==> design/flow/run.sh <==
#!/bin/bash
# the make line also repeats each setting of config.mk as NAME=value (left out here)
make -C /OpenROAD-flow-scripts/flow DESIGN_CONFIG=/design/flow/config.mk WORK_HOME=/design/flow/orfs CLKGATE_MAP_FILE= finish
==> design/flow/config.mk <==
export PLATFORM = sky130hd
export DESIGN_NAME = divider
export DESIGN_NICKNAME = divider
export VERILOG_FILES = /design/flow/design.v
export SDC_FILE = /design/flow/constraint.sdc
export NUM_CORES = 4
export LEC_CHECK = 0
export CAP_MARGIN = 10
export CELL_PAD_IN_SITES_DETAIL_PLACEMENT = 2
export CORE_MARGIN = 2
export CORE_UTILIZATION = 36
export CTS_CLUSTER_DIAMETER = 40
export GPL_ROUTABILITY_DRIVEN = 0
export GPL_TIMING_DRIVEN = 0
export MAX_ROUTING_LAYER = met4
export MIN_ROUTING_LAYER = met2
export PLACE_DENSITY_LB_ADDON = 0.1
export SETUP_SLACK_MARGIN = -0.46
export SLEW_MARGIN = 30
export TNS_END_PERCENT = 5
==> design/flow/constraint.sdc <==
create_clock -name core_clock -period 7.72 [get_ports {div_clk}]
set_input_delay 1.5440 -clock core_clock [delete_from_list [all_inputs] [get_ports {div_clk}]]
set_output_delay 1.5440 -clock core_clock [all_outputs]
set_load 0.01 [all_outputs]
==> design/flow/design.v <==
module divider (
    input div_clk, reset,
    input div,
    input div_signed,
    input [31:0] x, y,
    input use_mod,
    output [31:0] div_result,
    output div_ok
);
    wire [31:0] s;
    wire [31:0] r;
    wire complete;
    wire div0_err;
    assign div_result = use_mod ? r : s;
    assign div_ok = complete || !div;
    srt_divider my_srt(
        .srt_clk(div_clk),
        .reset(reset),
        .div(div),
        .div_signed(div_signed),
        .dividend(x), .divisor(y), .Q(s), .rem(r),
        .complete(complete),
        .div_zero_err(div0_err)
    );
endmodule
module srt_divider (
    input srt_clk,
    input div,
    input reset,
    input div_signed,
    input [31:0] dividend,
    input [31:0] divisor,
    output reg complete,
    output reg div_zero_err,
    output reg [31:0] Q,
    output reg [31:0] rem
);
    reg [1:0] status;
    localparam WAITING   = 2'b00;
    localparam NORMALIZE = 2'b01;
    localparam DIVIDING  = 2'b10;
    localparam FINISHED  = 2'b11;
    reg [32:0] S; 
    reg [32:0] D, mD;
    wire [32:0] SpD  = S + D;
    wire [32:0] SpmD = S + mD;
    reg [5:0] counter, rounds, shifter;
    wire Q_is_neg, S_is_neg, D_is_neg, R_is_neg;
    assign Q_is_neg = div_signed & (dividend[31] ^ divisor[31]);
    assign S_is_neg = div_signed & dividend[31];
    assign D_is_neg = div_signed & divisor[31];
    assign R_is_neg = S_is_neg;
    reg q_sign, rem_sign;
    wire [5:0] s_zero, s_one, d_zero;
    wire [5:0] delta_zero = d_zero - s_zero;
    leading0_detector div_s0(
        .data(S[31:0]),
        .zero_count(s_zero)
    );
    leading0_detector norm_d(
        .data({D[31] | D[32], D[30:0]}),
        .zero_count(d_zero)
    );
    wire [31:0] ulp = {31'd0, S[32]};
    reg [31:0] posQ, negQ;  
    always @(posedge srt_clk) begin
        if(reset | complete) begin
            complete <= 1'b0;
            status <= WAITING;
            S  <= 33'd0;
            D  <= 33'd0;
            mD <= 33'd0;
            q_sign  <= 1'b0;
            rem_sign<= 1'b0;
            counter <= 6'd0;
            rounds  <= 6'd0;
            div_zero_err <= 1'b0;
            posQ <= 32'd0;
            negQ <= 32'd0;
        end else if(div) begin
            case(status)
                WAITING: begin 
                    status <= NORMALIZE;
                    S <= S_is_neg ? {1'b0, -dividend} : {1'b0, dividend};
                    D <= D_is_neg ? {1'b0, -divisor } : {1'b0,  divisor};
                    q_sign   <= Q_is_neg;
                    rem_sign <= R_is_neg;
                    complete <= 1'b0;
                    posQ <= 32'd0;
                    negQ <= 32'd0;
                    counter <= 6'd0;
                    rounds  <= 6'd0;
                    div_zero_err <= 1'b0;
                end
                NORMALIZE: begin
                    if(d_zero == 6'd32) begin: divide_zero_error
                        div_zero_err <= 1'b1;
                        complete <= 1'b1;
                        status <= WAITING;
                    end else if (delta_zero[5]) begin
                        complete <= 1'b1;
                        status <= WAITING;
                        rem <= dividend;
                        Q <= 32'd0;
                    end begin
                        S  <=  S   << s_zero;
                        D  <=  D   << d_zero;
                        mD <= (-D) << d_zero;
                        posQ    <= 32'd0;
                        negQ    <= 32'd0;
                        shifter <= s_zero;
                        counter <= 6'd0;
                        rounds  <= delta_zero;
                        status  <= DIVIDING;
                    end
                end
                DIVIDING: begin
                    if(counter == rounds) begin
                        case(S[32:31])
                            2'b11: begin
                                posQ <= {posQ[30:0], 1'b0};
                                negQ <= {negQ[30:0], 1'b0};
                            end
                            2'b00: begin
                                posQ <= {posQ[30:0], 1'b0};
                                negQ <= {negQ[30:0], 1'b0};
                            end
                            2'b01: begin: q_1_last
                                S    <= SpmD;
                                posQ <= {posQ[30:0], 1'b1};
                                negQ <= {negQ[30:0], 1'b0};
                            end
                            2'b10: begin: q_m1_last
                                S    <= SpD;
                                posQ <= {posQ[30:0], 1'b0};
                                negQ <= {negQ[30:0], 1'b1};
                            end
                        endcase
                        status <= FINISHED;
                    end else begin
                        counter <= counter + 6'd1;
                        case(S[32:31])
                            2'b11: begin
                                S    <= {S[31:0],    1'b0};
                                posQ <= {posQ[30:0], 1'b0};
                                negQ <= {negQ[30:0], 1'b0};
                            end
                            2'b00: begin
                                S    <= {S[31:0],    1'b0};
                                posQ <= {posQ[30:0], 1'b0};
                                negQ <= {negQ[30:0], 1'b0};
                            end
                            2'b01: begin: q_1
                                S    <= {SpmD[31:0], 1'b0};
                                posQ <= {posQ[30:0], 1'b1};
                                negQ <= {negQ[30:0], 1'b0};
                            end
                            2'b10: begin: q_m1
                                S    <= {SpD[31:0] , 1'b0};
                                posQ <= {posQ[30:0], 1'b0};
                                negQ <= {negQ[30
                                :0], 1'b1};
                            end
                        endcase
                    end
                end
                FINISHED: begin
                    complete <= 1'b1;
                    rem <= rem_sign ? -((S[32] ? (S+D) : S) >> (rounds + shifter)) : ((S[32] ? (S+D) : S) >> (rounds + shifter));
                    Q <= q_sign ? (negQ - posQ + ulp) : (posQ - negQ - ulp);
                    S <= {1'b0, dividend};
                    D <= {1'b0, divisor };
                    mD <= 33'd0;
                    status <= WAITING;
                end
            endcase
        end
    end
endmodule
module leading0_detector(
    input [31:0] data,
    output reg [5:0] zero_count
);
    wire [31:0] x;
    assign x = data;
    always @* begin
    case(x[31:16])
        16'd0: begin  
            case(x[15:8]) 
                8'd0: begin  
                    case(x[7:4])
                        4'd0: begin  
                            case(x[3:2])
                            2'b00: begin  
                                if(x[1] == 1'b1) zero_count = 6'd30;
                                else if(x[0] == 1'b1) zero_count = 6'd31;
                                else zero_count = 6'd32;
                            end
                            default: begin  
                                if(x[3] == 1'b1) zero_count = 6'd28;
                                else zero_count = 6'd29;
                            end
                            endcase
                        end
                        default: begin  
                            case(x[7:6])
                            2'b00: begin  
                                if(x[5] == 1'b1) zero_count = 6'd26;
                                else zero_count = 6'd27;
                            end
                            default:begin  
                                if(x[7] == 1'b1) zero_count = 6'd24;
                                else zero_count = 6'd25;
                            end
                            endcase
                        end
                    endcase
                end
                default: begin  
                    case(x[15:12])
                        4'd0: begin  
                            case(x[11:10])
                            2'b00: begin  
                                if(x[9] == 1'b1) zero_count = 6'd22;
                                else zero_count = 6'd23;
                            end
                            default:begin  
                                if(x[11] == 1'b1) zero_count = 6'd20;
                                else zero_count = 6'd21;
                            end
                            endcase
                        end
                        default: begin 
                            case(x[15:14])
                            2'b00: begin  
                                if(x[13] == 1'b1) zero_count = 6'd18;
                                else zero_count = 6'd19;
                            end
                            default:begin  
                                if(x[15] == 1'b1) zero_count = 6'd16;
                                else zero_count = 6'd17;
                            end
                            endcase
                        end
                    endcase
                end
            endcase
        end
        default: begin  
            case(x[31:24])
                8'd0: begin  
                    case(x[23:20])
                        4'd0: begin  
                            case(x[19:18])
                            2'b00: begin  
                                if(x[17] == 1'b1) zero_count = 6'd14;
                                else zero_count = 6'd15;
                            end
                            default: begin  
                                if(x[19] == 1'b1) zero_count = 6'd12;
                                else zero_count = 6'd13;
                            end
                            endcase
                        end
                        default: begin 
                            case(x[23:22])
                            2'b00: begin  
                                if(x[21] == 1'b1) zero_count = 6'd10;
                                else zero_count = 6'd11;
                            end
                            default:begin  
                                if(x[23] == 1'b1) zero_count = 6'd8;
                                else zero_count = 6'd9;
                            end
                            endcase
                        end
                    endcase
                end
                default: begin  
                    case(x[31:28])
                        4'd0: begin 
                            case(x[27:26])
                            2'b00: begin  
                                if(x[25] == 1'b1) zero_count = 6'd6;
                                else zero_count = 6'd7;
                            end
                            default:begin  
                                if(x[27] == 1'b1) zero_count = 6'd4;
                                else zero_count = 6'd5;
                            end
                            endcase
                        end
                        default: begin 
                            case(x[31:30])
                            2'b00: begin  
                                if(x[29] == 1'b1) zero_count = 6'd2;
                                else zero_count = 6'd3;
                            end
                            default:begin  
                                if(x[31] == 1'b1) zero_count = 6'd0;
                                else zero_count = 6'd1;
                            end
                            endcase
                        end
                    endcase
                end
            endcase
        end
    endcase
    end
endmodule
==> flow_summary.rst, run 1 <==
Run summary
-----------

.. list-table::
   :header-rows: 1

   * - Metric
     - Value
   * - Root Driver
     - clkbuf_16
   * - Synthesized instance count
     - ~4000
   * - Avg Cell Area, Syn
     - between 7 and 8 um2
   * - Main logic family after synthesis
     - AND-OR/OR-AND gates
   * - Die width
     - approximately 290 um
   * - Basic-gate share of the synthesized area counting and, or, nand and nor cells
     - 0.208
   * - Net count after synthesis
     - ~4400
   * - First reported error
     - [ERROR GRT-0116] Global routing finished with congestion. Check the congestion regions in the DRC Viewer.
   * - Number of distinct library cells after synthesis
     - around 110
   * - Total of warnings raised by yosys
     - 2
   * - Yosys-reported design area after synthesis
     - between 30000 and 40000 um2
   * - Number of cell instances after yosys synthesis
     - 4112
   * - Synth area leader
     - dfxtp_1
   * - Part of the Yosys area used for sequential elements
     - 0.190
   * - Initial core utilization
     - 0.363
   * - H-tree levels
     - 2
   * - Pre-CTS setup slack
     - -0.0988 ns
   * - TritonCTS Buffers
     - between 40 and 50
   * - Placeable Area
     - roughly 83000 um2
   * - Die height
     - about 290 um
   * - Number of sinks driven by the clock tree
     - around 250
   * - Cell area after synthesis
     - slightly above 30000 um2
   * - GRT Util Overall
     - 0.720
   * - Area fraction in compound gates after synthesis
     - 0.308
   * - Cell types occupying the most area after synthesis
     - dfxtp_1 12%, ha_1 7.3%, edfxtp_1 6.9%
   * - Yosys top cell area share
     - 0.120
   * - Top cell types by occurrence after synthesis
     - 477 x nor2_1, 393 x nand2_1, 332 x a21oi_1, 227 x o21ai_0, 216 x clkbuf_1
   * - Ys async rst share
     - 0
   * - Total of flip-flops plus latches after synthesis
     - between 200 and 300
   * - Adder and majority gate portion of the synthesized area
     - 0.0773
   * - Count of flip-flops with a built-in enable after synthesis
     - 70
   * - CTS Hold Bufs
     - 0
   * - Die Footprint
     - approximately 86000 um2
   * - Post-synthesis xor/xnor area fraction
     - 0.0564
   * - Maximum root-to-sink buffer count
     - 3
   * - Predominant post-synthesis flop cell
     - dfxtp_1
   * - I/O pin total
     - 102
   * - Result of the run
     - did not finish
   * - Most numerous cell in the Yosys netlist
     - nor2_1
   * - Total congestion overflow after global routing
     - 149
   * - Number of buffer cells added on primary ports
     - 99
   * - Setup Buffers After CTS
     - 0
   * - Row cnt
     - around 110
   * - MUX share of area
     - 0.0989
   * - Resized cells post-CTS
     - 0
   * - Cell Count Post-Placement
     - 5297
   * - Detailed-placement wirelength estimate
     - 133 mm
   * - Last stage
     - 5_1_grt
per-layer routing:
metal  global-route usage  overflow
met4                0.479         2
met1                    -         -
met3                0.812       145
met2                0.761         2
met5                    -         -
through the flow:
| stage | cell area, um2 | TNS, ns | hold slack (ns) |
|---|---|---|---|
| 4_1_cts | 34400 | -2.17 | 0.482 |
| 3_5_place_dp | 32700 | -1.28 | 0.464 |
| 3_3_place_gp | 32600 | -171.01 | 0.447 |
| 2_1_floorplan | 30300 | 0 | 0.432 |
==> run 2, diff against run 1 <==
- CAP_MARGIN: 10 -> 20
- CELL_PAD_IN_SITES_DETAIL_PLACEMENT: 2 -> not set
- CELL_PAD_IN_SITES_GLOBAL_PLACEMENT: not set -> 0
- CORE_ASPECT_RATIO: not set -> 1.83
- CORE_UTILIZATION: 36 -> 56
- CTS_CLUSTER_DIAMETER: 40 -> 337
- CTS_CLUSTER_SIZE: not set -> 98
- GPL_ROUTABILITY_DRIVEN: 0 -> not set
- GPL_TIMING_DRIVEN: 0 -> not set
- MAX_ROUTING_LAYER: met4 -> not set
- MIN_ROUTING_LAYER: met2 -> not set
- PLACE_DENSITY: not set -> 0.41
- PLACE_DENSITY_LB_ADDON: 0.1 -> not set
- SETUP_SLACK_MARGIN: -0.46 -> 0.27
- SLEW_MARGIN: 30 -> 20
- TNS_END_PERCENT: 5 -> 20
- clock period: 7.72 -> 8.0 ns (I/O delays scaled with it)
==> run 2 against run 1 <==
Net effect:
- synthesized cell count did not move
- die size shrank 35%
- synthesized area unchanged
- the run again fails in 5_1_grt
==> flow_summary.rst, run 2 <==
Run summary
-----------

.. list-table::
   :header-rows: 1

   * - Metric
     - Value
   * - Yosys top cell area share
     - 0.120 (unchanged)
   * - Ys async rst share
     - 0 (unchanged)
   * - Cell Count Post-Placement
     - 4730 (-11%)
   * - Total of flip-flops plus latches after synthesis
     - 252 (unchanged)
   * - Number of sinks driven by the clock tree
     - 252 (unchanged)
   * - Synthesized instance count
     - 4112 (unchanged)
   * - Synth area leader
     - dfxtp_1
   * - Most numerous cell in the Yosys netlist
     - nor2_1
   * - Total congestion overflow after global routing
     - 360
   * - Placeable Area
     - 53700 um2 (-36%)
   * - Resized cells post-CTS
     - 0 (unchanged)
   * - Net count after synthesis
     - 4364 (unchanged)
   * - Die Footprint
     - 56000 um2 (-35%)
   * - Part of the Yosys area used for sequential elements
     - 0.190 (unchanged)
   * - Number of buffer cells added on primary ports
     - 101 (+2.0%)
   * - H-tree levels
     - 1 (-1)
   * - Maximum root-to-sink buffer count
     - 3 (unchanged)
   * - Yosys-reported design area after synthesis
     - 30300 um2 (unchanged)
   * - Top cell types by occurrence after synthesis
     - 477 x nor2_1, 393 x nand2_1, 332 x a21oi_1, 227 x o21ai_0, 216 x clkbuf_1
   * - Main logic family after synthesis
     - AND-OR/OR-AND gates
   * - Number of cell instances after yosys synthesis
     - 4112 (unchanged)
   * - Adder and majority gate portion of the synthesized area
     - 0.0773 (unchanged)
   * - Cell area after synthesis
     - 30300 um2 (unchanged)
   * - Die width
     - 176 um (-40%)
   * - Detailed-placement wirelength estimate
     - 122 mm (-8.2%)
   * - Basic-gate share of the synthesized area counting and, or, nand and nor cells
     - 0.208 (unchanged)
   * - First reported error
     - [ERROR GRT-0116] Global routing finished with congestion. Check the congestion regions in the DRC Viewer.
   * - Total of warnings raised by yosys
     - 2 (unchanged)
   * - Setup Buffers After CTS
     - 0 (unchanged)
   * - Result of the run
     - did not finish
   * - Last stage
     - 5_1_grt
   * - CTS Hold Bufs
     - 0 (unchanged)
   * - MUX share of area
     - 0.0989 (unchanged)
   * - GRT Util Overall
     - 0.670
   * - Count of flip-flops with a built-in enable after synthesis
     - 70 (unchanged)
   * - Cell types occupying the most area after synthesis
     - dfxtp_1 12%, ha_1 7.3%, edfxtp_1 6.9%
   * - Initial core utilization
     - 0.564 (+0.201)
   * - I/O pin total
     - 102 (unchanged)
   * - Root Driver
     - clkbuf_16
   * - Area fraction in compound gates after synthesis
     - 0.308 (unchanged)
   * - Avg Cell Area, Syn
     - 7.36 um2 (unchanged)
   * - Post-synthesis xor/xnor area fraction
     - 0.0564 (unchanged)
   * - Number of distinct library cells after synthesis
     - 106 (unchanged)
   * - Last weighted congestion value of the routability-driven placer
     - between 1 and 1.5
   * - TritonCTS Buffers
     - 6 (-88%)
   * - Predominant post-synthesis flop cell
     - dfxtp_1
   * - Row cnt
     - 115 (+8.5%)
   * - Die height
     - 319 um (+8.3%)
==> run 2: layer usage <==
metal  GRT overflow  global-route usage
met2            196               0.908
met5              2               0.110
met1              0               0.647
met4            157               0.706
met3              5               0.432
==> run 2: stage by stage <==
stage	cell area [um2]	hold WS, ns	setup slack, ns
after CTS	32200	0.468	0.684
after detailed placement	32000	0.443	0.742
after global placement	32000	0.437	0.667
after floorplan	30300	0.432	1.01
==> run 3, diff against run 2 <==
- CAP_MARGIN: 20 -> 10
- CELL_PAD_IN_SITES_DETAIL_PLACEMENT: not set -> 1
- CELL_PAD_IN_SITES_GLOBAL_PLACEMENT: 0 -> 3
- CORE_ASPECT_RATIO: 1.83 -> 1.25
- CORE_MARGIN: 2 -> 10
- CORE_UTILIZATION: 56 -> 68
- CTS_CLUSTER_DIAMETER: 337 -> 66
- CTS_CLUSTER_SIZE: 98 -> 54
- GPL_ROUTABILITY_DRIVEN: not set -> 0
- GPL_TIMING_DRIVEN: not set -> 1
- HOLD_SLACK_MARGIN: not set -> 0.29
- PLACE_DENSITY: 0.41 -> not set
- PLACE_DENSITY_LB_ADDON: not set -> 0.3
- SETUP_SLACK_MARGIN: 0.27 -> 0.04
- SLEW_MARGIN: 20 -> 35
- TNS_END_PERCENT: 20 -> 45
- clock period: 8.0 -> 3.7 ns (I/O delays scaled with it)
==> run 3 against run 2 <==
Net effect:
- the run fails in 3_1_place_gp_skip_io
- synthesized cell count is the same
- synthesized area unchanged
- die size fell by 4.7%
==> flow_summary.rst, run 3 <==
Run summary
-----------

.. list-table::
   :header-rows: 1

   * - Metric
     - Value
   * - Total of warnings raised by yosys
     - 2 (unchanged)
   * - Initial core utilization
     - 0.686 (+0.122)
   * - Die Footprint
     - 53400 um2 (-4.7%)
   * - Number of distinct library cells after synthesis
     - 106 (unchanged)
   * - Part of the Yosys area used for sequential elements
     - 0.190 (unchanged)
   * - Main logic family after synthesis
     - AND-OR/OR-AND gates
   * - Last stage
     - 3_1_place_gp_skip_io
   * - Ys async rst share
     - 0 (unchanged)
   * - Synth area leader
     - dfxtp_1
   * - Post-synthesis xor/xnor area fraction
     - 0.0564 (unchanged)
   * - Synthesized instance count
     - 4112 (unchanged)
   * - MUX share of area
     - 0.0989 (unchanged)
   * - Placeable Area
     - 44100 um2 (-18%)
   * - Predominant post-synthesis flop cell
     - dfxtp_1
   * - Row cnt
     - 86 (-25%)
   * - First reported error
     - [ERROR FLW-0024] Place density exceeds 1.0 (current PLACE_DENSITY_LB_ADDON =  0.3). Please check if the value of  PLACE_DENSITY_LB_ADDON is between 0 and 0.99.
   * - Most numerous cell in the Yosys netlist
     - nor2_1
   * - Adder and majority gate portion of the synthesized area
     - 0.0773 (unchanged)
   * - Avg Cell Area, Syn
     - 7.36 um2 (unchanged)
   * - Cell types occupying the most area after synthesis
     - dfxtp_1 12%, ha_1 7.3%, edfxtp_1 6.9%
   * - Result of the run
     - did not finish
   * - Top cell types by occurrence after synthesis
     - 477 x nor2_1, 393 x nand2_1, 332 x a21oi_1, 227 x o21ai_0, 216 x clkbuf_1
   * - Yosys top cell area share
     - 0.120 (unchanged)
   * - Area fraction in compound gates after synthesis
     - 0.308 (unchanged)
   * - Basic-gate share of the synthesized area counting and, or, nand and nor cells
     - 0.208 (unchanged)
   * - Count of flip-flops with a built-in enable after synthesis
     - 70 (unchanged)
   * - Total of flip-flops plus latches after synthesis
     - 252 (unchanged)
   * - Cell area after synthesis
     - 30300 um2 (unchanged)
   * - Number of cell instances after yosys synthesis
     - 4112 (unchanged)
   * - Die height
     - 256 um (-20%)
   * - Net count after synthesis
     - 4364 (unchanged)
   * - Yosys-reported design area after synthesis
     - 30300 um2 (unchanged)
   * - Die width
     - 209 um (+19%)
==> run 4, diff against run 3 <==
- CAP_MARGIN: 10 -> 20
- CELL_PAD_IN_SITES_DETAIL_PLACEMENT: 1 -> 0
- CELL_PAD_IN_SITES_GLOBAL_PLACEMENT: 3 -> not set
- CORE_ASPECT_RATIO: 1.25 -> not set
- CORE_MARGIN: 10 -> 2
- CORE_UTILIZATION: 68 -> 65
- CTS_CLUSTER_DIAMETER: 66 -> not set
- CTS_CLUSTER_SIZE: 54 -> 40
- GPL_ROUTABILITY_DRIVEN: 0 -> 1
- PLACE_DENSITY_LB_ADDON: 0.3 -> not set
- SETUP_SLACK_MARGIN: 0.04 -> -0.32
- SLEW_MARGIN: 35 -> 20
- TNS_END_PERCENT: 45 -> not set
- clock period: 3.7 -> 4.43 ns (I/O delays scaled with it)
==> run 4 against run 3 <==
Net effect:
- the flow stops in 5_1_grt
- synthesized cell count unchanged
- die size decreased by 9.5%
- synthesized area unchanged
==> flow_summary.rst, run 4 <==
Run summary
-----------

.. list-table::
   :header-rows: 1

   * - Metric
     - Value
   * - Detailed-placement wirelength estimate
     - about 110 mm
   * - Synthesized instance count
     - 4112 (unchanged)
   * - Total congestion overflow after global routing
     - 16
   * - H-tree levels
     - 1
   * - Pre-CTS setup slack
     - -0.692 ns
   * - Maximum root-to-sink buffer count
     - 3
   * - Cell area after synthesis
     - 30300 um2 (unchanged)
   * - Total of flip-flops plus latches after synthesis
     - 252 (unchanged)
   * - Number of distinct library cells after synthesis
     - 106 (unchanged)
   * - GRT Util Overall
     - 0.706
   * - MUX share of area
     - 0.0989 (unchanged)
   * - Net count after synthesis
     - 4364 (unchanged)
   * - TritonCTS Buffers
     - 31
   * - Avg Cell Area, Syn
     - 7.36 um2 (unchanged)
   * - Part of the Yosys area used for sequential elements
     - 0.190 (unchanged)
   * - Last stage
     - 5_1_grt
   * - Last weighted congestion value of the routability-driven placer
     - around 1.2
   * - Number of sinks driven by the clock tree
     - around 250
   * - Post-synthesis xor/xnor area fraction
     - 0.0564 (unchanged)
   * - Total of warnings raised by yosys
     - 2 (unchanged)
   * - Yosys-reported design area after synthesis
     - 30300 um2 (unchanged)
   * - Ys async rst share
     - 0 (unchanged)
   * - Number of buffer cells added on primary ports
     - approximately 100
   * - Number of cell instances after yosys synthesis
     - 4112 (unchanged)
   * - Cell types occupying the most area after synthesis
     - dfxtp_1 12%, ha_1 7.3%, edfxtp_1 6.9%
   * - Cell Count Post-Placement
     - roughly 5200
   * - Initial core utilization
     - 0.655 (-0.0318)
   * - Die width
     - 220 um (+5.3%)
   * - Row cnt
     - 79 (-8.1%)
   * - Yosys top cell area share
     - 0.120 (unchanged)
   * - Root Driver
     - clkbuf_16
   * - First reported error
     - [ERROR GRT-0232] Routing congestion too high. Check the congestion heatmap in the GUI.
   * - Basic-gate share of the synthesized area counting and, or, nand and nor cells
     - 0.208 (unchanged)
   * - Adder and majority gate portion of the synthesized area
     - 0.0773 (unchanged)
   * - Die height
     - 220 um (-14%)
   * - Predominant post-synthesis flop cell
     - dfxtp_1
   * - Most numerous cell in the Yosys netlist
     - nor2_1
   * - Count of flip-flops with a built-in enable after synthesis
     - 70 (unchanged)
   * - I/O pin total
     - just over 100
   * - Area fraction in compound gates after synthesis
     - 0.308 (unchanged)
   * - Synth area leader
     - dfxtp_1
   * - Area of placed instances
     - ~37000 um2
   * - Result of the run
     - did not finish
   * - CTS Hold Bufs
     - 0
   * - Placeable Area
     - 46300 um2 (+4.9%)
   * - Main logic family after synthesis
     - AND-OR/OR-AND gates
   * - Top cell types by occurrence after synthesis
     - 477 x nor2_1, 393 x nand2_1, 332 x a21oi_1, 227 x o21ai_0, 216 x clkbuf_1
   * - Die Footprint
     - 48300 um2 (-9.5%)
[run 4: metal layers]
layer | overflow | global-route usage
met1 | 0 | 0.738
met2 | 5 | 0.874
met3 | 1 | 0.544
met4 | 10 | 0.608
met5 | 0 | 0.319
[run 4: metrics by stage]
stage,util,total power [mW]
detailed placement,0.789,10.7
CTS,0.823,13.7
global placement,0.789,10.5
floorplan,-,7.48
[run 4: timing repair]
action | 4_1_cts
setup endpoints to repair | 103
buffers inserted | 22
pin swaps | 30
endpoints found under the hold margin | 0
gates resized | 59
==> run 5, diff against run 4 <==
- CELL_PAD_IN_SITES_DETAIL_PLACEMENT: 0 -> not set
- CORE_MARGIN: 2 -> 10
- CORE_UTILIZATION: 65 -> 40
- CTS_CLUSTER_DIAMETER: not set -> 233
- CTS_CLUSTER_SIZE: 40 -> not set
- GPL_ROUTABILITY_DRIVEN: 1 -> 0
- GPL_TIMING_DRIVEN: 1 -> 0
- HOLD_SLACK_MARGIN: 0.29 -> not set
- MAX_ROUTING_LAYER: not set -> met4
- PLACE_DENSITY_LB_ADDON: not set -> 0.27
- SETUP_SLACK_MARGIN: -0.32 -> 1.86
- SLEW_MARGIN: 20 -> 40
- clock period: 4.43 -> 8.0 ns (I/O delays scaled with it)
==> run 5 against run 4 <==
Net effect:
- the run now finishes clean
- synthesized cell count unchanged
- die size up 80%
- synthesized area unchanged
==> flow_summary.rst, run 5 <==
Implementation results
======================

.. list-table::
   :header-rows: 1

   * - Metric
     - Value
   * - Sequential share of power
     - 0.223
   * - Number of endpoints with negative hold slack in the final report
     - 0
   * - Total of warnings raised by yosys
     - 2 (unchanged)
   * - R2R cell count
     - 17
   * - Die height
     - 295 um (+34%)
   * - Post-Route Hold Slack
     - roughly 0.47 ns
   * - Slew Limit Headroom
     - 0.362
   * - Via-to-Cell Ratio
     - roughly 6.8
   * - TritonCTS Buffers
     - 29 (-6.5%)
   * - Part of the Yosys area used for sequential elements
     - 0.190 (unchanged)
   * - Number of distinct library cells after synthesis
     - 106 (unchanged)
   * - Power Sequential
     - around 1.6 mW
   * - Post-route DRC
     - 0
   * - MUX share of area
     - 0.0989 (unchanged)
   * - Depth of the critical timing path with buffers and inverters included
     - 17
   * - Insertion delay of the later-clocked pin in the worst-skew pair
     - approximately 0.6 ns
   * - Critical path class
     - reg2reg
   * - F_max
     - roughly 0.17 GHz
   * - Antenna viol nets, final
     - 0
   * - H-tree levels
     - 1 (unchanged)
   * - Switching power summed over all nets
     - between 3 and 4 mW
   * - Die Footprint
     - 87100 um2 (+80%)
   * - Post-layout instance count excluding filler cells
     - about 5300
   * - Worst-path fanout max
     - 10
   * - Row cnt
     - 100 (+27%)
   * - Initial antenna violation count
     - 9
   * - Path class of the lowest-slack min-delay path
     - reg2reg
   * - Number of DRC markers in iteration 0
     - 6288
   * - Top cell types by occurrence after synthesis
     - 477 x nor2_1, 393 x nand2_1, 332 x a21oi_1, 227 x o21ai_0, 216 x clkbuf_1
   * - Hold Crit Start
     - my_srt.mD[9]
   * - Yosys-reported design area after synthesis
     - 30300 um2 (unchanged)
   * - Most numerous cell in the Yosys netlist
     - nor2_1
   * - Critical Path RT
     - between 8 and 9 ns
   * - Area fraction in compound gates after synthesis
     - 0.308 (unchanged)
   * - CP Cell Sequence
     - ha_1 -> buf_2 -> a21oi_1 -> o21ai_0 -> a22oi_2 -> a31o_2 -> a211oi_2 -> a32oi_1 -> a21oi_1 -> a2111oi_1 -> nand4_1 -> a211oi_2 -> nand4_1 -> buf_4 -> o41ai_2 -> xor2_1 -> a21oi_1
   * - Wire length of the first global-routing pass
     - just over 200 mm
   * - Crit path time final
     - about 6 ns
   * - Root Driver
     - clkbuf_16
   * - Cell types occupying the most area after synthesis
     - dfxtp_1 12%, ha_1 7.3%, edfxtp_1 6.9%
   * - Sw Ratio
     - 0.503
   * - Detailed-route wire length per cell
     - 26.1 um
   * - Number of sinks driven by the clock tree
     - 252 (unchanged)
   * - Layout filler cell count
     - 7578
   * - Group drawing the most power
     - combinational logic
   * - Number of cell instances after yosys synthesis
     - 4112 (unchanged)
   * - Detailed-placement wirelength estimate
     - 108 mm (+0.93%)
   * - CTS Hold Bufs
     - 0 (unchanged)
   * - Adder and majority gate portion of the synthesized area
     - 0.0773 (unchanged)
   * - End of the critical path
     - my_srt.rem[22]
   * - Internal power
     - 3.49 mW
   * - Cell Count Post-Placement
     - 5187 (-0.63%)
   * - Critical Path Start Type
     - register
   * - Basic-gate share of the synthesized area counting and, or, nand and nor cells
     - 0.208 (unchanged)
   * - Cell area after synthesis
     - 30300 um2 (unchanged)
   * - Number of failing setup endpoints in the final timing report
     - 0
   * - Count of cells along the worst hold path
     - 2
   * - Post-synthesis xor/xnor area fraction
     - 0.0564 (unchanged)
   * - Synthesized instance count
     - 4112 (unchanged)
   * - Transition at the pin with the smallest max-transition slack
     - 0.954 ns
   * - Placeable Area
     - 74700 um2 (+61%)
   * - Endpoint class of the critical path
     - register
   * - Leakage component of the power
     - approximately 13 nW
   * - Number of buffer cells added on primary ports
     - 99 (-2.0%)
   * - Result of the run
     - complete, no violations
   * - First-pass iteration count of the detailed router
     - 8
   * - Buffer-and-inverter tally for the worst setup path
     - 2
   * - Startpoint of the most critical setup path
     - my_srt.S[9]
   * - Maximum number of pins on one net before global-route repair
     - 16
   * - Combinational share of power
     - 0.578
   * - Wirelength, routed
     - approximately 140 mm
   * - Critical Path AT
     - 6.35 ns
   * - Clock network power
     - 1.39 mW
   * - Terminus of the critical flop-to-flop path
     - my_srt.rem[22]
   * - I/O pin total
     - 102 (unchanged)
   * - Cell repeated most along the worst path
     - a21oi_1
   * - TNS Setup
     - 0 ns
   * - Max-slew violations
     - 0
   * - Main logic family after synthesis
     - AND-OR/OR-AND gates
   * - Finished layout cell area
     - 33800 um2
   * - Power density of the placed cells
     - ~210 nW/um2
   * - Clock-pin slew of the registers on the worst-case setup and hold paths
     - roughly 0.07 ns
   * - Synth area leader
     - dfxtp_1
   * - Area added between synthesis and finish
     - 11.7%
   * - Total congestion overflow after global routing
     - 0
   * - Count of flip-flops with a built-in enable after synthesis
     - 70 (unchanged)
   * - Total of max-cap violations
     - 0
   * - Total power consumption of the routed design
     - 7.01 mW
   * - Yosys top cell area share
     - 0.120 (unchanged)
   * - Vias in the first global route
     - 32237
   * - Slowest Stage Delay on Critical Path
     - roughly 0.75 ns
   * - Die width
     - 295 um (+34%)
   * - Final worst clock skew
     - 0.0187 ns
   * - Net count after synthesis
     - 4364 (unchanged)
   * - Slowest stage cell, crit path
     - dfxtp_1
   * - Beginning of the worst register-to-register path
     - my_srt.S[9]
   * - Power Combinational
     - ~4 mW
   * - Nets
     - approximately 4500
   * - Delay-heaviest family, CP
     - AND-OR/OR-AND gates
   * - Period utilization
     - 0.751
   * - Total number of vias
     - 35469
   * - Endpoint with the worst hold slack
     - my_srt.mD[9]
   * - Predominant post-synthesis flop cell
     - dfxtp_1
   * - Avg Cell Area, Syn
     - 7.36 um2 (unchanged)
   * - Setup repair after global routing missed its margin
     - no
   * - Clk network pwr share
     - 0.199
   * - Maximum root-to-sink buffer count
     - 3 (unchanged)
   * - GRT Util Overall
     - 0.307
   * - Count of warning messages emitted by the tools
     - 31
   * - Total of flip-flops plus latches after synthesis
     - 252 (unchanged)
   * - TritonCTS clock tree
     - built
   * - Highest ir drop seen on vdd
     - approximately 0.00018 V
   * - Area of placed instances
     - 32600 um2 (-11%)
   * - Initial core utilization
     - 0.405 (-0.249)
   * - Ys async rst share
     - 0 (unchanged)
   * - Slack of the worst reg-to-reg path
     - roughly 2 ns
## run 5: metrics by stage
stage               setup WS, ns  utilization
floorplan                   1.95            -
finish                      1.99        0.453
global route                1.88        0.453
detailed placement         0.869        0.437
global placement          -0.645        0.435
CTS                         1.86        0.450
## run 5: layout make-up
class                      count  area (um2)  share of cell area
multi-input combinational   3380       22900               0.677
tap                          969        1210              0.0358
timing repair buffer         107        1060              0.0314
sequential                   252        5760               0.170
inverter                     189         709              0.0210
clock buffer                  31         743              0.0220
antenna                       14        35.0             0.00104
buffer                       291        1190              0.0353
clock inverter                21         229             0.00677
## run 5: metal layers
layer	wire length, um	share of wire	vias up	global-route usage
li1	-	-	15687	-
met1	54100	0.39	16387	0.393
met2	54900	0.40	2719	0.432
met3	18900	0.14	676	0.0873
met4	9320	0.068	0	0.163
met5	0	0	-	-
## run 5: what timing repair did
action | 4_1_cts | 5_1_grt
setup endpoints to repair | 64 | 71
gates cloned | 0 | 0
buffers inserted | 0 | 1
gates resized | 14 | 66
pin swaps | 0 | 1
==> run 6, diff against run 5 <==
- CORE_MARGIN: 10 -> 2
- CORE_UTILIZATION: 40 -> 63
- CTS_CLUSTER_DIAMETER: 233 -> not set
- GPL_ROUTABILITY_DRIVEN: 0 -> not set
- GPL_TIMING_DRIVEN: 0 -> not set
- MAX_ROUTING_LAYER: met4 -> not set
- PLACE_DENSITY_LB_ADDON: 0.27 -> not set
- SETUP_SLACK_MARGIN: 1.86 -> -0.36
- SLEW_MARGIN: 40 -> 20
- clock period: 8.0 -> 4.62 ns (I/O delays scaled with it)
==> run 6 against run 5 <==
Net effect:
- register-to-register slack worse by 3.0 ns
- synthesized area stayed put
- the layout now fails its checks (negative setup slack)
- synthesized cell count stayed put
- total power is 93% higher
- critical path type unchanged
- clock power is 87% higher
- cell count is 1.4% lower
- critical path depth stayed put
- sequential power is 64% higher
- routed wire length is 1.7% higher
- critical endpoint unchanged
==> flow_summary.rst, run 6 <==
Implementation results
======================

.. list-table::
   :header-rows: 1

   * - Metric
     - Value
   * - Result of the run
     - failed layout checks
   * - Checks that blocked a clean result
     - negative setup slack
   * - Power density of the placed cells
     - 361 nW/um2 (+74%)
   * - Max-slew violations
     - 0 (unchanged)
   * - Slack of the worst reg-to-reg path
     - -0.97 ns (-2.96 ns)
   * - Critical Path AT
     - 5.93 ns (-0.42 ns)
   * - Count of flip-flops with a built-in enable after synthesis
     - 70 (unchanged)
   * - Post-synthesis xor/xnor area fraction
     - 0.0564 (unchanged)
   * - Total congestion overflow after global routing
     - 0 (unchanged)
   * - Number of endpoints with negative hold slack in the final report
     - 0 (unchanged)
   * - Setup repair after global routing missed its margin
     - yes
   * - Delay-heaviest family, CP
     - AND-OR/OR-AND gates
   * - Worst path setup slack after routing
     - -0.967 ns (-2.96 ns)
   * - Detailed-route wire length per cell
     - 27.0 um (+3.2%)
   * - Net count after synthesis
     - 4364 (unchanged)
   * - Synth area leader
     - dfxtp_1
   * - Depth of the critical timing path with buffers and inverters included
     - 17 (unchanged)
   * - Area added between synthesis and finish
     - 23.8%
   * - TritonCTS Buffers
     - 30 (+3.4%)
   * - Number of DRC markers in iteration 0
     - 6869 (+9.2%)
   * - Group drawing the most power
     - combinational logic
   * - Highest ir drop seen on vdd
     - 0.000360 V (+100%)
   * - Number of sinks driven by the clock tree
     - 252 (unchanged)
   * - Clock network power
     - 2.60 mW (+87%)
   * - Root Driver
     - clkbuf_16
   * - Predominant post-synthesis flop cell
     - dfxtp_1
   * - Insertion delay of the later-clocked pin in the worst-skew pair
     - 0.63 ns (+0.02 ns)
   * - Yosys top cell area share
     - 0.120 (unchanged)
   * - Adder and majority gate portion of the synthesized area
     - 0.0773 (unchanged)
   * - Final worst clock skew
     - 0.0187 ns (+0.0000222 ns)
   * - Basic-gate share of the synthesized area counting and, or, nand and nor cells
     - 0.208 (unchanged)
   * - Part of the Yosys area used for sequential elements
     - 0.190 (unchanged)
   * - Row cnt
     - 80 (-20%)
   * - Sequential share of power
     - 0.190 (-0.033)
   * - Buffer-and-inverter tally for the worst setup path
     - 2 (unchanged)
   * - Placeable Area
     - 47500 um2 (-36%)
   * - TritonCTS clock tree
     - built
   * - Hold Crit Start
     - my_srt.mD[15]
   * - Finished Core Util
     - 0.789 (+0.336)
   * - Last weighted congestion value of the routability-driven placer
     - 1.14
   * - Slowest stage cell, crit path
     - nor3_1
   * - Beginning of the worst register-to-register path
     - my_srt.D[25]
   * - Post-route DRC
     - 0 (unchanged)
   * - Top cell types by occurrence after synthesis
     - 477 x nor2_1, 393 x nand2_1, 332 x a21oi_1, 227 x o21ai_0, 216 x clkbuf_1
   * - Switching power summed over all nets
     - 6.47 mW (+84%)
   * - Clock-pin slew of the registers on the worst-case setup and hold paths
     - 0.07 ns (about the same)
   * - Startpoint of the most critical setup path
     - my_srt.D[25]
   * - Ys async rst share
     - 0 (unchanged)
   * - Post-Route Hold Slack
     - 0.478 ns (+0.00697 ns)
   * - Critical Path Start Type
     - register
   * - Vias in the first global route
     - 35450 (+10%)
   * - Path class of the lowest-slack min-delay path
     - reg2reg
   * - Terminus of the critical flop-to-flop path
     - my_srt.rem[22]
   * - Number of cell instances after yosys synthesis
     - 4112 (unchanged)
   * - Count of cells along the worst hold path
     - 2 (unchanged)
   * - F_max
     - 0.179 GHz (+7.5%)
   * - Total of warnings raised by yosys
     - 2 (unchanged)
   * - Combinational share of power
     - 0.617 (+0.039)
   * - Critical path class
     - reg2reg
   * - Avg Cell Area, Syn
     - 7.36 um2 (unchanged)
   * - Crit path time final
     - 5.59 ns (-0.421 ns)
   * - Total of flip-flops plus latches after synthesis
     - 252 (unchanged)
   * - R2R cell count
     - 17 (unchanged)
   * - Critical Path RT
     - 4.96 ns (-3.38 ns)
   * - First-pass iteration count of the detailed router
     - 8 (unchanged)
   * - Transition at the pin with the smallest max-transition slack
     - 1.10 ns (+0.142 ns)
   * - Detailed-placement wirelength estimate
     - 102 mm (-5.0%)
   * - Total number of vias
     - 38065 (+7.3%)
   * - Yosys-reported design area after synthesis
     - 30300 um2 (unchanged)
   * - GRT Util Overall
     - 0.528 (+0.221)
   * - Maximum root-to-sink buffer count
     - 3 (unchanged)
   * - Sw Ratio
     - 0.478 (-0.0244)
   * - Number of buffer cells added on primary ports
     - 101 (+2.0%)
   * - Initial core utilization
     - 0.637 (+0.232)
   * - Endpoint class of the critical path
     - register
   * - End of the critical path
     - my_srt.rem[22]
   * - H-tree levels
     - 1 (unchanged)
   * - Worst-path fanout max
     - 6 (-4)
   * - Number of distinct library cells after synthesis
     - 106 (unchanged)
   * - Most numerous cell in the Yosys netlist
     - nor2_1
   * - Main logic family after synthesis
     - AND-OR/OR-AND gates
   * - Clk network pwr share
     - 0.193 (-0.006)
   * - Die Footprint
     - 49800 um2 (-43%)
   * - Antenna viol nets, final
     - 0 (unchanged)
   * - Internal power
     - 7.06 mW (+100%)
   * - Initial antenna violation count
     - 8 (-1)
   * - CP Cell Sequence
     - ha_1 -> a211oi_1 -> o21bai_1 -> o31a_1 -> nor3_1 -> a211oi_1 -> a32oi_2 -> buf_4 -> a21oi_2 -> a2111oi_4 -> nand4_1 -> a211oi_4 -> nand4_1 -> buf_6 -> o41ai_4 -> xor2_1 -> a21oi_1
   * - Leakage component of the power
     - 15.4 nW (+19%)
   * - Area fraction in compound gates after synthesis
     - 0.308 (unchanged)
   * - Wirelength, routed
     - 140 mm (+1.7%)
   * - Endpoint with the worst hold slack
     - my_srt.mD[15]
   * - Number of failing setup endpoints in the final timing report
     - 41 (+41)
   * - Power Combinational
     - 8.34 mW (+110%)
   * - Count of warning messages emitted by the tools
     - 36 (+16%)
   * - Slowest Stage Delay on Critical Path
     - 0.81 ns (+0.06 ns)
   * - Cell area after synthesis
     - 30300 um2 (unchanged)
   * - Die height
     - 223 um (-24%)
   * - Slew Limit Headroom
     - 0.267 (-0.0948)
   * - I/O pin total
     - 102 (unchanged)
   * - MUX share of area
     - 0.0989 (unchanged)
   * - Nets
     - 4786 (+6.3%)
   * - Power Sequential
     - 2.57 mW (+64%)
   * - Total of max-cap violations
     - 0 (unchanged)
   * - Wire length of the first global-routing pass
     - 206 mm (+2.1%)
   * - Die width
     - 223 um (-24%)
   * - Synthesized instance count
     - 4112 (unchanged)
   * - Total power consumption of the routed design
     - 13.5 mW (+93%)
   * - Period utilization
     - 1.21 (+0.458)
   * - Maximum number of pins on one net before global-route repair
     - 76 (+60)
   * - Cell types occupying the most area after synthesis
     - dfxtp_1 12%, ha_1 7.3%, edfxtp_1 6.9%
   * - Via-to-Cell Ratio
     - 7.35 (+8.9%)
[run 6: layout make-up]
type                            count  area, um2
Timing Repair Buffer              681       5530
Multi-Input combinational cell   3380      23600
Clock buffer                       41        920
Tap cell                          615        769
Clock inverter                     15        155
Fill cell                        3290      10000
Antenna cell                        5       12.5
Sequential cell                   252       5760
Inverter                          189        716
[run 6: metrics by stage]
step	worst slack, ns	instances	instance area [um2]	setup TNS [ns]
final	-0.967	5178	37500	-22.92
after global routing	-1.24	5173	37500	-43.98
after CTS	-0.377	5147	36700	-8.28
after detailed placement	-0.630	5089	35500	-15.91
after global placement	-0.554	5089	35500	-11.29
after floorplan	-0.691	4112	30500	-44.30
[run 6: timing repair]
action                     in CTS  in global routing
setup buffers                   2                 29
pin swaps                       7                 40
resized                        14                114
cloned                          0                  1
hold endpoints to repair        0                  0
hold buffers                    0                  0
setup endpoints to repair      31                 36
[run 6: layer usage]
metal / GRT usage / wire (um) / vias up
li1: - / - / 16230
met1: 0.631 / 48200 / 17306
met2: 0.782 / 56900 / 3436
met3: 0.198 / 21100 / 1091
met4: 0.376 / 13300 / 2
met5: 0 / 15 / -
==> run 7, diff against run 6 <==
- CORE_UTILIZATION: 63 -> 65
- CTS_CLUSTER_DIAMETER: not set -> 25
- MAX_ROUTING_LAYER: not set -> met4
- SETUP_SLACK_MARGIN: -0.36 -> 1.41
- TNS_END_PERCENT: not set -> 5
- clock period: 4.62 -> 5.39 ns (I/O delays scaled with it)
==> run 7 against run 6 <==
Net effect:
- still fails the layout checks on negative setup slack
- hold slack worse by 0.0031 ns
- critical path depth down 4
- global-route usage up 9.1 points
- maximum frequency increased by 3.4%
- sequential power shrank 13%
- clock-buffer cell count increased by 82
- die size shrank 3.0%
- first-iteration DRC count rose by 22%
==> flow_summary.rst, run 7 <==
Implementation results
======================

.. list-table::
   :header-rows: 1

   * - Metric
     - Value
   * - Adder and majority gate portion of the synthesized area
     - 0.0773 (unchanged)
   * - Switching power summed over all nets
     - 6.17 mW (-4.6%)
   * - Met2 layer usage reported by global route
     - 0.847 (+0.0656)
   * - Clock network power
     - 4.82 mW (+85%)
   * - Synth area leader
     - dfxtp_1
   * - Yosys-reported design area after synthesis
     - 30300 um2 (unchanged)
   * - GR met3 Demand/Resource
     - 0.345 (+0.147)
   * - Slack of the worst reg-to-reg path
     - -0.01 ns (+0.95 ns)
   * - F_max
     - 0.185 GHz (+3.4%)
   * - Vias in the first global route
     - 36388 (+2.6%)
   * - Period utilization
     - 1.00 (-0.206)
   * - Max-slew violations
     - 0 (unchanged)
   * - Number of cell instances after yosys synthesis
     - 4112 (unchanged)
   * - Checks that blocked a clean result
     - negative setup slack
   * - Number of endpoints with negative hold slack in the final report
     - 0 (unchanged)
   * - Main logic family after synthesis
     - AND-OR/OR-AND gates
   * - Nets
     - 4526 (-5.4%)
   * - Wirelength, routed
     - 147 mm (+5.7%)
   * - Count of warning messages emitted by the tools
     - 36 (unchanged)
   * - Terminus of the critical flop-to-flop path
     - my_srt.S[17]
   * - Initial antenna violation count
     - 22 (+14)
   * - Worst-path fanout max
     - 24 (+18)
   * - Predominant post-synthesis flop cell
     - dfxtp_1
   * - Top cell types by occurrence after synthesis
     - 477 x nor2_1, 393 x nand2_1, 332 x a21oi_1, 227 x o21ai_0, 216 x clkbuf_1
   * - Number of distinct library cells after synthesis
     - 106 (unchanged)
   * - Wire length of the first global-routing pass
     - 221 mm (+7.1%)
   * - Beginning of the worst register-to-register path
     - my_srt.S[27]
   * - Detailed-placement wirelength estimate
     - 101 mm (-1.0%)
   * - Worst path setup slack after routing
     - -0.0149 ns (+0.952 ns)
   * - Total of warnings raised by yosys
     - 2 (unchanged)
   * - Transition at the pin with the smallest max-transition slack
     - 1.31 ns (+0.218 ns)
   * - Number of buffer cells added on primary ports
     - 101 (unchanged)
   * - Row cnt
     - 79 (-1.3%)
   * - Highest ir drop seen on vdd
     - 0.000355 V (-1.4%)
   * - Total number of vias
     - 38639 (+1.5%)
   * - Total of max-cap violations
     - 0 (unchanged)
   * - Finished layout cell area
     - 37300 um2 (-0.51%)
   * - Critical Path Start Type
     - register
   * - Layout filler cell count
     - 3036 (-7.7%)
   * - Leakage component of the power
     - 14.8 nW (-4.0%)
   * - Critical path class
     - reg2reg
   * - R2R cell count
     - 13 (-4)
   * - Synthesized instance count
     - 4112 (unchanged)
   * - Clk network pwr share
     - 0.347 (+0.154)
   * - Depth of the critical timing path with buffers and inverters included
     - 13 (-4)
   * - Crit path time final
     - 5.40 ns (-0.182 ns)
   * - Area fraction in compound gates after synthesis
     - 0.308 (unchanged)
   * - Most numerous cell in the Yosys netlist
     - nor2_1
   * - Maximum number of pins on one net before global-route repair
     - 66 (-13%)
   * - Buffer-and-inverter tally for the worst setup path
     - 1 (-1)
   * - Path class of the lowest-slack min-delay path
     - reg2reg
   * - Slowest stage cell, crit path
     - nor4_1
   * - Group drawing the most power
     - combinational logic
   * - MUX share of area
     - 0.0989 (unchanged)
   * - Internal power
     - 7.76 mW (+9.9%)
   * - Clock-pin slew of the registers on the worst-case setup and hold paths
     - 0.04 ns (-0.03 ns)
   * - Yosys top cell area share
     - 0.120 (unchanged)
   * - Maximum root-to-sink buffer count
     - 3 (unchanged)
   * - Critical Path RT
     - 5.79 ns (+0.83 ns)
   * - Total of flip-flops plus latches after synthesis
     - 252 (unchanged)
   * - Slew Limit Headroom
     - 0.118 (-0.149)
   * - GRT met1 Usage
     - 0.645 (+0.0147)
   * - Cell area after synthesis
     - 30300 um2 (unchanged)
   * - Detailed-route wire length per cell
     - 29.6 um (+9.8%)
   * - Count of cells along the worst hold path
     - 2 (unchanged)
   * - Sw Ratio
     - 0.443 (-0.0352)
   * - Area occupied by registers
     - 5780 um2 (+0.30%)
   * - Slowest Stage Delay on Critical Path
     - 0.95 ns (+0.14 ns)
   * - Comb gate area
     - 24100 um2 (+1.8%)
   * - Area of placed instances
     - 32800 um2 (-7.6%)
   * - Avg Cell Area, Syn
     - 7.36 um2 (unchanged)
   * - First-pass iteration count of the detailed router
     - 17 (+9)
   * - TritonCTS clock tree
     - built
   * - Endpoint with the worst hold slack
     - my_srt.mD[25]
   * - Power Combinational
     - 6.87 mW (-18%)
   * - H-tree levels
     - 3 (+2)
   * - Basic-gate share of the synthesized area counting and, or, nand and nor cells
     - 0.208 (unchanged)
   * - Power density of the placed cells
     - 373 nW/um2 (+3.5%)
   * - End of the critical path
     - my_srt.S[17]
   * - GRT Util Overall
     - 0.619 (+0.0909)
   * - Count of flip-flops with a built-in enable after synthesis
     - 70 (unchanged)
   * - Initial core utilization
     - 0.655 (+0.0177)
   * - Power Sequential
     - 2.23 mW (-13%)
   * - CP Cell Sequence
     - buf_4 -> nor4_2 -> nand2_2 -> a21oi_1 -> nor4_1 -> mux2_4 -> mux2i_1 -> nand2_1 -> nand2_1 -> a221oi_1 -> nor2_1 -> nor4_1 -> a21oi_1
   * - Die height
     - 220 um (-1.5%)
   * - Pre-CTS setup slack
     - 0.0363 ns (+0.666 ns)
   * - Combinational share of power
     - 0.493 (-0.124)
   * - Number of sinks driven by the clock tree
     - 252 (unchanged)
   * - Hold Crit Start
     - my_srt.mD[25]
   * - Number of failing setup endpoints in the final timing report
     - 1 (-98%)
   * - Via-to-Cell Ratio
     - 7.76 (+5.5%)
   * - Die Footprint
     - 48300 um2 (-3.0%)
   * - Total congestion overflow after global routing
     - 0 (unchanged)
   * - Root Driver
     - clkbuf_16
   * - I/O pin total
     - 102 (unchanged)
   * - Endpoint class of the critical path
     - register
   * - Last weighted congestion value of the routability-driven placer
     - 1.23 (+7.3%)
   * - Setup repair after global routing missed its margin
     - yes
   * - Startpoint of the most critical setup path
     - my_srt.S[27]
   * - Final worst clock skew
     - 0.0451 ns (+0.0264 ns)
   * - Die width
     - 220 um (-1.5%)
   * - Result of the run
     - failed layout checks
   * - Ys async rst share
     - 0 (unchanged)
   * - Post-route DRC
     - 0 (unchanged)
   * - Part of the Yosys area used for sequential elements
     - 0.190 (unchanged)
   * - TritonCTS Buffers
     - 84 (+180%)
   * - Placeable Area
     - 46300 um2 (-2.7%)
   * - Antenna viol nets, final
     - 0 (unchanged)
   * - Area added between synthesis and finish
     - 23.2%
   * - Net count after synthesis
     - 4364 (unchanged)
   * - Post-synthesis xor/xnor area fraction
     - 0.0564 (unchanged)
   * - Cell types occupying the most area after synthesis
     - dfxtp_1 12%, ha_1 7.3%, edfxtp_1 6.9%
   * - Grt peak-use layer
     - met2
   * - TNS Setup
     - -0.0149 ns (+22.90 ns)
   * - Insertion delay of the later-clocked pin in the worst-skew pair
     - 0.68 ns (+0.05 ns)
   * - Number of DRC markers in iteration 0
     - 8355 (+22%)
   * - Delay-heaviest family, CP
     - simple AND/OR/NAND/NOR gates
   * - Sequential share of power
     - 0.160 (-0.030)
   * - Critical Path AT
     - 5.80 ns (-0.13 ns)
-- run 7: area by class of cell --
class                           instances  area share
Antenna cell                           31     0.00208
Clock buffer                          123      0.0660
Clock inverter                         33     0.00885
Inverter                              189      0.0192
Multi-Input combinational cell       3381       0.645
Sequential cell                       252       0.155
Tap cell                              607      0.0204
Timing Repair Buffer                  366      0.0838
-- run 7: repair_timing --
| action | CTS | global route |
|---|---|---|
| endpoints found under the hold margin | 0 | 0 |
| hold buffers | 0 | 0 |
| buffers inserted | 41 | 19 |
| pin swaps | 49 | 46 |
| setup endpoints to repair | 197 | 225 |
| gates cloned | 3 | 0 |
| gates resized | 139 | 88 |
-- run 7: through the flow --
stage | total power, mW | cells | util | hold slack (ns)
6_report | 13.9 | 4982 | 0.806 | 0.475
4_1_cts | 13.1 | 4931 | 0.792 | 0.470
5_1_grt | 14.2 | 4975 | 0.806 | 0.498
3_5_place_dp | 7.97 | 4731 | 0.709 | 0.456
2_1_floorplan | 6.15 | 4112 | - | 0.432
3_3_place_gp | 7.89 | 4731 | 0.709 | 0.454
-- run 7: per-layer routing --
layer | vias to the layer above | part of all wire
met4 | 0 | 0.11
met3 | 1513 | 0.17
met5 | - | 0
li1 | 15792 | -
met1 | 17485 | 0.32
met2 | 3849 | 0.40
==> run 8, diff against run 7 <==
- CORE_UTILIZATION: 65 -> 68
- CTS_CLUSTER_DIAMETER: 25 -> 338
- CTS_CLUSTER_SIZE: not set -> 40
- HOLD_SLACK_MARGIN: not set -> 0.29
- MAX_ROUTING_LAYER: met4 -> not set
- SETUP_SLACK_MARGIN: 1.41 -> -0.31
- TNS_END_PERCENT: 5 -> not set
- clock period: 5.39 -> 3.97 ns (I/O delays scaled with it)
==> run 8 against run 7 <==
Net effect:
- the run now fails in 5_1_grt
- synthesized area unchanged
- synthesized cell count stayed put
- die size fell by 4.3%
==> flow_summary.rst, run 8 <==
Run summary
-----------

.. list-table::
   :header-rows: 1

   * - Metric
     - Value
   * - Number of buffer cells added on primary ports
     - 101 (unchanged)
   * - Number of sinks driven by the clock tree
     - 252 (unchanged)
   * - Number of distinct library cells after synthesis
     - 106 (unchanged)
   * - Cell types occupying the most area after synthesis
     - dfxtp_1 12%, ha_1 7.3%, edfxtp_1 6.9%
   * - Yosys-reported design area after synthesis
     - 30300 um2 (unchanged)
   * - Total of warnings raised by yosys
     - 2 (unchanged)
   * - Ys async rst share
     - 0 (unchanged)
   * - GRT Util Overall
     - 0.674
   * - Top cell types by occurrence after synthesis
     - 477 x nor2_1, 393 x nand2_1, 332 x a21oi_1, 227 x o21ai_0, 216 x clkbuf_1
   * - Total congestion overflow after global routing
     - 8
   * - Main logic family after synthesis
     - AND-OR/OR-AND gates
   * - Result of the run
     - did not finish
   * - Maximum root-to-sink buffer count
     - 3 (unchanged)
   * - Post-synthesis xor/xnor area fraction
     - 0.0564 (unchanged)
   * - Count of flip-flops with a built-in enable after synthesis
     - 70 (unchanged)
   * - Yosys top cell area share
     - 0.120 (unchanged)
   * - Root Driver
     - clkbuf_16
   * - Detailed-placement wirelength estimate
     - 109 mm (+7.7%)
   * - MUX share of area
     - 0.0989 (unchanged)
   * - Die Footprint
     - 46200 um2 (-4.3%)
   * - Die width
     - 215 um (-2.2%)
   * - First reported error
     - [ERROR GRT-0116] Global routing finished with congestion. Check the congestion regions in the DRC Viewer.
   * - Synth area leader
     - dfxtp_1
   * - TritonCTS Buffers
     - 10 (-88%)
   * - Last weighted congestion value of the routability-driven placer
     - 1.30 (+6.1%)
   * - Total of flip-flops plus latches after synthesis
     - 252 (unchanged)
   * - H-tree levels
     - 1 (-2)
   * - Number of cell instances after yosys synthesis
     - 4112 (unchanged)
   * - I/O pin total
     - 102 (unchanged)
   * - Basic-gate share of the synthesized area counting and, or, nand and nor cells
     - 0.208 (unchanged)
   * - Area fraction in compound gates after synthesis
     - 0.308 (unchanged)
   * - Die height
     - 215 um (-2.2%)
   * - Net count after synthesis
     - 4364 (unchanged)
   * - Cell area after synthesis
     - 30300 um2 (unchanged)
   * - Part of the Yosys area used for sequential elements
     - 0.190 (unchanged)
   * - Synthesized instance count
     - 4112 (unchanged)
   * - Adder and majority gate portion of the synthesized area
     - 0.0773 (unchanged)
   * - Initial core utilization
     - 0.686 (+0.0317)
   * - Avg Cell Area, Syn
     - 7.36 um2 (unchanged)
   * - Predominant post-synthesis flop cell
     - dfxtp_1
   * - Placeable Area
     - 44100 um2 (-4.6%)
   * - Row cnt
     - 77 (-2.5%)
   * - Most numerous cell in the Yosys netlist
     - nor2_1
   * - Last stage
     - 5_1_grt
-- run 8: timing repair --
| item | CTS |
|---|---|
| pin swaps | 98 |
| gates cloned | 2 |
| setup endpoints to repair | 132 |
| gates resized | 181 |
| hold buffers | 0 |
| buffers inserted | 43 |
-- run 8: metal layers --
layer  overflow  track usage
met2          0        0.884
met5          0        0.107
met4          6        0.618
met1          0        0.703
met3          2        0.466
-- run 8: stage by stage --
| step | TNS [ns] | cell area [um2] | std cells | setup WS (ns) | util |
|---|---|---|---|---|---|
| after detailed placement | -84.36 | 37600 | 5331 | -0.901 | 0.852 |
| after floorplan | -94.26 | 30700 | 4112 | -1.34 | - |
| after global placement | -74.00 | 37600 | 5331 | -0.804 | 0.852 |
| after CTS | -54.71 | 39100 | 5382 | -0.757 | 0.885 |
==> run 9, diff against run 8 <==
- CELL_PAD_IN_SITES_DETAIL_PLACEMENT: not set -> 2
- CORE_ASPECT_RATIO: not set -> 0.58
- CORE_UTILIZATION: 68 -> 36
- CTS_CLUSTER_DIAMETER: 338 -> 385
- CTS_CLUSTER_SIZE: 40 -> not set
- GPL_ROUTABILITY_DRIVEN: not set -> 0
- GPL_TIMING_DRIVEN: not set -> 0
- HOLD_SLACK_MARGIN: 0.29 -> not set
- MAX_ROUTING_LAYER: not set -> met4
- MIN_ROUTING_LAYER: not set -> met2
- PLACE_DENSITY: not set -> 0.68
- SETUP_SLACK_MARGIN: -0.31 -> -0.46
- SLEW_MARGIN: 20 -> 30
- TNS_END_PERCENT: not set -> 5
- clock period: 3.97 -> 7.72 ns (I/O delays scaled with it)
==> run 9 against run 8 <==
Net effect:
- the flow again stops in 5_1_grt
- synthesized cell count unchanged
- die size grew 87%
- synthesized area unchanged
==> flow_summary.rst, run 9 <==
Run summary
-----------

.. list-table::
   :header-rows: 1

   * - Metric
     - Value
   * - Count of flip-flops with a built-in enable after synthesis
     - 70 (unchanged)
   * - Area of placed instances
     - 32800 um2 (-13%)
   * - Row cnt
     - 80 (+3.9%)
   * - Avg Cell Area, Syn
     - 7.36 um2 (unchanged)
   * - Placeable Area
     - 82800 um2 (+88%)
   * - Synthesized instance count
     - 4112 (unchanged)
   * - TritonCTS Buffers
     - 31 (+21)
   * - Net count after synthesis
     - 4364 (unchanged)
   * - Detailed-placement wirelength estimate
     - 200 mm (+83%)
   * - Ys async rst share
     - 0 (unchanged)
   * - Post-synthesis xor/xnor area fraction
     - 0.0564 (unchanged)
   * - Part of the Yosys area used for sequential elements
     - 0.190 (unchanged)
   * - Die height
     - 225 um (+4.6%)
   * - Die Footprint
     - 86500 um2 (+87%)
   * - Synth area leader
     - dfxtp_1
   * - Main logic family after synthesis
     - AND-OR/OR-AND gates
   * - Number of buffer cells added on primary ports
     - 99 (-2.0%)
   * - Die width
     - 385 um (+79%)
   * - Last stage
     - 5_1_grt
   * - Yosys-reported design area after synthesis
     - 30300 um2 (unchanged)
   * - Number of distinct library cells after synthesis
     - 106 (unchanged)
   * - Cell Count Post-Placement
     - 5324 (-0.13%)
   * - MUX share of area
     - 0.0989 (unchanged)
   * - First reported error
     - [ERROR GRT-0116] Global routing finished with congestion. Check the congestion regions in the DRC Viewer.
   * - Yosys top cell area share
     - 0.120 (unchanged)
   * - Root Driver
     - clkbuf_16
   * - Most numerous cell in the Yosys netlist
     - nor2_1
   * - Maximum root-to-sink buffer count
     - 3 (unchanged)
   * - I/O pin total
     - 102 (unchanged)
   * - Cell area after synthesis
     - 30300 um2 (unchanged)
   * - Number of sinks driven by the clock tree
     - 252 (unchanged)
   * - Total congestion overflow after global routing
     - approximately 8600
   * - Adder and majority gate portion of the synthesized area
     - 0.0773 (unchanged)
   * - GRT Util Overall
     - 1.05
   * - Number of cell instances after yosys synthesis
     - 4112 (unchanged)
   * - Top cell types by occurrence after synthesis
     - 477 x nor2_1, 393 x nand2_1, 332 x a21oi_1, 227 x o21ai_0, 216 x clkbuf_1
   * - Basic-gate share of the synthesized area counting and, or, nand and nor cells
     - 0.208 (unchanged)
   * - Area fraction in compound gates after synthesis
     - 0.308 (unchanged)
   * - Total of flip-flops plus latches after synthesis
     - 252 (unchanged)
   * - Predominant post-synthesis flop cell
     - dfxtp_1
   * - Initial core utilization
     - 0.366 (-0.320)
   * - Cell types occupying the most area after synthesis
     - dfxtp_1 12%, ha_1 7.3%, edfxtp_1 6.9%
   * - Pre-CTS setup slack
     - -1.23 ns (-0.332 ns)
   * - H-tree levels
     - 1 (unchanged)
   * - Result of the run
     - did not finish
   * - Total of warnings raised by yosys
     - 2 (unchanged)
-- run 9: layer usage --
layer / overflow / global-route usage
met1: - / -
met2: 1302 / 0.918
met3: 6491 / 1.35
met4: 759 / 0.819
met5: - / -
-- run 9: timing repair --
item,in CTS
hold buffers,0
setup endpoints to repair,65
resized,8
setup buffers,0
Power is estimated from default activity; no workload was simulated.
